==> inputs of run a <==
## mul
module mul(
    input  wire        clk,
    input  wire        rst,
    input  wire [63:0] lm,
    input  wire [63:0] rm,
    input  wire [1:0]  Data_type,
    output reg  [19:0] mul_out
);
==> flow/config.mk <==
export PLATFORM = sky130hd
export DESIGN_NAME = mul
export DESIGN_NICKNAME = mul
export VERILOG_FILES = /design/flow/design.v
export SDC_FILE = /design/flow/constraint.sdc
export NUM_CORES = 4
export LEC_CHECK = 0
export ABC_AREA = 0
export CAP_MARGIN = 20
export CELL_PAD_IN_SITES_DETAIL_PLACEMENT = 2
export CELL_PAD_IN_SITES_GLOBAL_PLACEMENT = 1
export CORE_ASPECT_RATIO = 1.22
export CORE_MARGIN = 7
export CORE_UTILIZATION = 26
export CTS_CLUSTER_DIAMETER = 389
export CTS_CLUSTER_SIZE = 92
export GPL_ROUTABILITY_DRIVEN = 0
export HOLD_SLACK_MARGIN = 0.16
export MAX_ROUTING_LAYER = met4
export PLACE_DENSITY = 0.66
export SETUP_SLACK_MARGIN = 1.17
export SLEW_MARGIN = 20
export TNS_END_PERCENT = 5
==> flow/constraint.sdc <==
create_clock -name core_clock -period 6.5 [get_ports {clk}]
set_input_delay 1.3000 -clock core_clock [delete_from_list [all_inputs] [get_ports {clk}]]
set_output_delay 1.3000 -clock core_clock [all_outputs]
set_load 0.01 [all_outputs]
run.sh (not shown) runs the stock make flow with config.mk's settings and CLKGATE_MAP_FILE=.
==> run b (differences from run a) <==
ABC_AREA = unset   (was 0)
CELL_PAD_IN_SITES_GLOBAL_PLACEMENT = unset   (was 1)
CORE_ASPECT_RATIO = unset   (was 1.22)
CORE_MARGIN = 2   (was 7)
CORE_UTILIZATION = 40   (was 26)
CTS_CLUSTER_DIAMETER = unset   (was 389)
CTS_CLUSTER_SIZE = unset   (was 92)
PLACE_DENSITY = 0.58   (was 0.66)
SETUP_SLACK_MARGIN = unset   (was 1.17)
==> run c (differences from run a) <==
ABC_AREA = unset   (was 0)
CELL_PAD_IN_SITES_DETAIL_PLACEMENT = unset   (was 2)
CELL_PAD_IN_SITES_GLOBAL_PLACEMENT = unset   (was 1)
CORE_ASPECT_RATIO = 0.5   (was 1.22)
CORE_UTILIZATION = 60   (was 26)
CTS_CLUSTER_DIAMETER = 293   (was 389)
CTS_CLUSTER_SIZE = 99   (was 92)
GPL_ROUTABILITY_DRIVEN = unset   (was 0)
HOLD_SLACK_MARGIN = -0.09   (was 0.16)
MAX_ROUTING_LAYER = unset   (was met4)
PLACE_DENSITY = 0.76   (was 0.66)
SETUP_SLACK_MARGIN = -0.65   (was 1.17)
TNS_END_PERCENT = 20   (was 5)
==> notes <==
In run c the final area is lower than in run a, by about 12%.
Between run a and run b, the lower die size is in run b (gap 61%, measured against run b).
Against run c, the clock skew of run a is higher by 13 ps.
In clock-buffer cell count, run a and run c do not differ.
Between run a and run c, the lower worst setup slack is in run a (gap 1400 ps).
Between run a and run c, the lower clock power is in run c (gap about 20%, measured against run c).
In run c the first-iteration DRC count is higher than in run a, by 1.2%.
Run b ended with an error in 5_1_grt on GRT-0232. Run c ran to the end with no violations. Run a completed, yet does not pass: capacitance limit, slew limit, setup timing.
Sequential cell count is the same in run c and run a.

==> harbor <==
Starting RTL as in the previous note.
clock: 3.32 ns
lec_check: 0
cap_margin: 20
core_margin: 2
core_utilization: 72
cts_cluster_diameter: 356
cts_cluster_size: 100
slew_margin: 20
tns_end_percent: 10
==> inputs of lagoon, as changes to harbor <==
Settings changed: CORE_UTILIZATION 72 to 57, CTS_CLUSTER_DIAMETER 356 to default, CTS_CLUSTER_SIZE 100 to 35, TNS_END_PERCENT 10 to default.
==> flow/constraint.sdc (replaced) <==
create_clock -name core_clock -period 5.11 [get_ports {clk}]
set_input_delay 1.0220 -clock core_clock [delete_from_list [all_inputs] [get_ports {clk}]]
set_output_delay 1.0220 -clock core_clock [all_outputs]
set_load 0.01 [all_outputs]
==> inputs of maple, as changes to harbor <==
Settings changed: CORE_UTILIZATION 72 to 65, CTS_CLUSTER_DIAMETER 356 to 245, CTS_CLUSTER_SIZE 100 to 95, TNS_END_PERCENT 10 to default.
==> flow/constraint.sdc (replaced) <==
create_clock -name core_clock -period 6.5 [get_ports {clk}]
set_input_delay 1.3000 -clock core_clock [delete_from_list [all_inputs] [get_ports {clk}]]
set_output_delay 1.3000 -clock core_clock [all_outputs]
set_load 0.01 [all_outputs]
==> comparison table <==
| item | harbor | lagoon | maple |
|---|---|---|---|
| Detailed-routing wirelength on met1 | - | 71510 um | 62390 um |
| Launching element of the worst setup path | - | Data_type[1] | Data_type[1] |
| Met3 usage | - | 6.056% | 6.384% |
| MI comb area | - | 41550 um2 | 38830 um2 |
| Initial antenna violation count | - | 0 | 1 |
| Overall track demand over capacity in global routing | - | 39.88% | 40.83% |
| Level count of the clock H-tree | - | 4 | 4 |
| Switching pwr | - | 0.01372 W | 0.008881 W |
| Sequential fraction of total cell area | - | 4.971% | 6.186% |
| Maximum clock insertion buffer count | - | 2 | 2 |
| Part of the power in registers | - | 7.3% | 9.3% |
| P&R area growth vs syn | - | 37.73% | 10.66% |
| Final hold vios | - | 0 | 0 |
| Area inside the core boundary | 62850 um2 | 79130 um2 | 69790 um2 |
| Sequential cell area in the final layout | - | 3123 um2 | 3123 um2 |
| Hold Path Class | - | reg2reg | reg2reg |
| Setup repair after global routing missed its margin | - | yes | no |
| First-pass detailed-route iteration total | - | 7 | 9 |
| Result of the run | aborted with a tool error | finished with violations | complete, no violations |
| Failing step | clock tree synthesis (4_1_cts) | - | - |
| Layout check failures | - | negative setup slack | - |
| Routed vias | - | 53640 | 48310 |
| Number of placed instances with taps included | 8439 | 8521 | 7339 |
| Filler Cells Inserted | - | 5675 | 5803 |
| Highest-delay cell along the critical path | - | sky130_fd_sc_hd__fa_2 | sky130_fd_sc_hd__fa_1 |
| Part of the cycle the worst path needs | - | 102.9% | 94.85% |
| Total global routing overflow | - | 0 | 0 |
| Final std cells w/o fill | - | 8657 | 7373 |

==> run K: inputs <==
mul again, from the RTL that the note above started with.
export LEC_CHECK = 0
export CAP_MARGIN = 35
export CELL_PAD_IN_SITES_DETAIL_PLACEMENT = 2
export CORE_ASPECT_RATIO = 0.77
export CORE_MARGIN = 2
export CORE_UTILIZATION = 40
export CTS_CLUSTER_SIZE = 28
export GPL_TIMING_DRIVEN = 0
export MAX_ROUTING_LAYER = met4
export MIN_ROUTING_LAYER = met1
export SLEW_MARGIN = 20
export TNS_END_PERCENT = 35
create_clock -name core_clock -period 11.0 [get_ports {clk}]
==> run X (differences from run K) <==
- CAP_MARGIN: 35 -> 20
- CELL_PAD_IN_SITES_DETAIL_PLACEMENT: 2 -> default
- CORE_ASPECT_RATIO: 0.77 -> default
- CORE_UTILIZATION: 40 -> 57
- CTS_CLUSTER_SIZE: 28 -> 37
- GPL_TIMING_DRIVEN: 0 -> default
- MAX_ROUTING_LAYER: met4 -> default
- MIN_ROUTING_LAYER: met1 -> default
- TNS_END_PERCENT: 35 -> default
==> flow/constraint.sdc (replaced) <==
create_clock -name core_clock -period 5.12 [get_ports {clk}]
set_input_delay 1.0240 -clock core_clock [delete_from_list [all_inputs] [get_ports {clk}]]
set_output_delay 1.0240 -clock core_clock [all_outputs]
set_load 0.01 [all_outputs]
==> run A (differences from run K) <==
- CAP_MARGIN: 35 -> 20
- CELL_PAD_IN_SITES_DETAIL_PLACEMENT: 2 -> default
- CORE_ASPECT_RATIO: 0.77 -> default
- CORE_UTILIZATION: 40 -> 34
- CTS_CLUSTER_DIAMETER: default -> 293
- CTS_CLUSTER_SIZE: 28 -> 99
- GPL_TIMING_DRIVEN: 0 -> default
- HOLD_SLACK_MARGIN: default -> -0.09
- MAX_ROUTING_LAYER: met4 -> default
- MIN_ROUTING_LAYER: met1 -> default
- TNS_END_PERCENT: 35 -> default
==> flow/constraint.sdc (replaced) <==
create_clock -name core_clock -period 6.5 [get_ports {clk}]
set_input_delay 1.3000 -clock core_clock [delete_from_list [all_inputs] [get_ports {clk}]]
set_output_delay 1.3000 -clock core_clock [all_outputs]
set_load 0.01 [all_outputs]
==> run R (differences from run K) <==
- CAP_MARGIN: 35 -> 20
- CELL_PAD_IN_SITES_DETAIL_PLACEMENT: 2 -> default
- CORE_ASPECT_RATIO: 0.77 -> default
- CORE_UTILIZATION: 40 -> 71
- CTS_CLUSTER_SIZE: 28 -> 34
- GPL_TIMING_DRIVEN: 0 -> default
- MAX_ROUTING_LAYER: met4 -> default
- MIN_ROUTING_LAYER: met1 -> default
- PLACE_DENSITY: default -> 0.65
- TNS_END_PERCENT: 35 -> default
==> flow/constraint.sdc (replaced) <==
create_clock -name core_clock -period 5.26 [get_ports {clk}]
set_input_delay 1.0520 -clock core_clock [delete_from_list [all_inputs] [get_ports {clk}]]
set_output_delay 1.0520 -clock core_clock [all_outputs]
set_load 0.01 [all_outputs]
==> flow_summary.toml <==
# implementation run metrics
[outcome]
haltStage = "global routing (5_1_grt)"
tool.error = "[ERROR GRT-0232] Routing congestion too high. Check the congestion heatmap in the GUI."
status = "did not finish"

[place]
post_dp_cell_area_um2 = 57000
dp_slack_ns = -1.08
port_buffers = 151
place.gp.congestion = 1.08

[die]
rows = 92
core_um2 = 63300
dieHeight_um = 257
fp_util = 0.721

[clock_network]
post-cts-setup-buffers = 35
the above is filed under run R

==> flow_summary.toml <==
# implementation run metrics
[outcome]
status = "did not finish"
haltStage = "global routing (5_1_grt)"

[place]
port_buffers = 106
place.gp.congestion = 1.03
post_dp_cell_area_um2 = 49200

[die]
rows = 108
core_um2 = 113000

[clock_network]
post-cts-setup-buffers = 0
the above is filed under run K

==> flow_summary.toml <==
# generated from flow reports
[outcome]
status = "finished clean"

[die]
core_um2 = 133000
dieHeight_um = 370
rows = 134
fp_util = 0.342

[place]
place.gp.congestion = 0.947
dp_slack_ns = -0.0777
placed_cells = 8268
port_buffers = 151

[critical_path]
cp-endpoint = "pp_reg[6][3]"

[route]
firstDrtPassIters = 6

[clock_network]
post-cts-setup-buffers = 0
the above is filed under run A

==> flow_summary.toml <==
# generated from flow reports
[place]
post_dp_cell_area_um2 = 58800
place.gp.congestion = 1.01
dp_slack_ns = -1.16

[outcome]
status = "finished with violations"
so_faults = "negative setup slack"

[critical_path]
r2r-end = "mul_out[16]"

[pwr]
total_power_mw = 26.9
intPower_mw = 13.7

[die]
rows = 103
dieHeight_um = 287
core_um2 = 79100
fp_util = 0.577

[sta]
finalSetupViolations = 10
setup_ws_ns = -0.132
the above is filed under run X

No activity file was given, so power comes from the tool's default toggle rates.
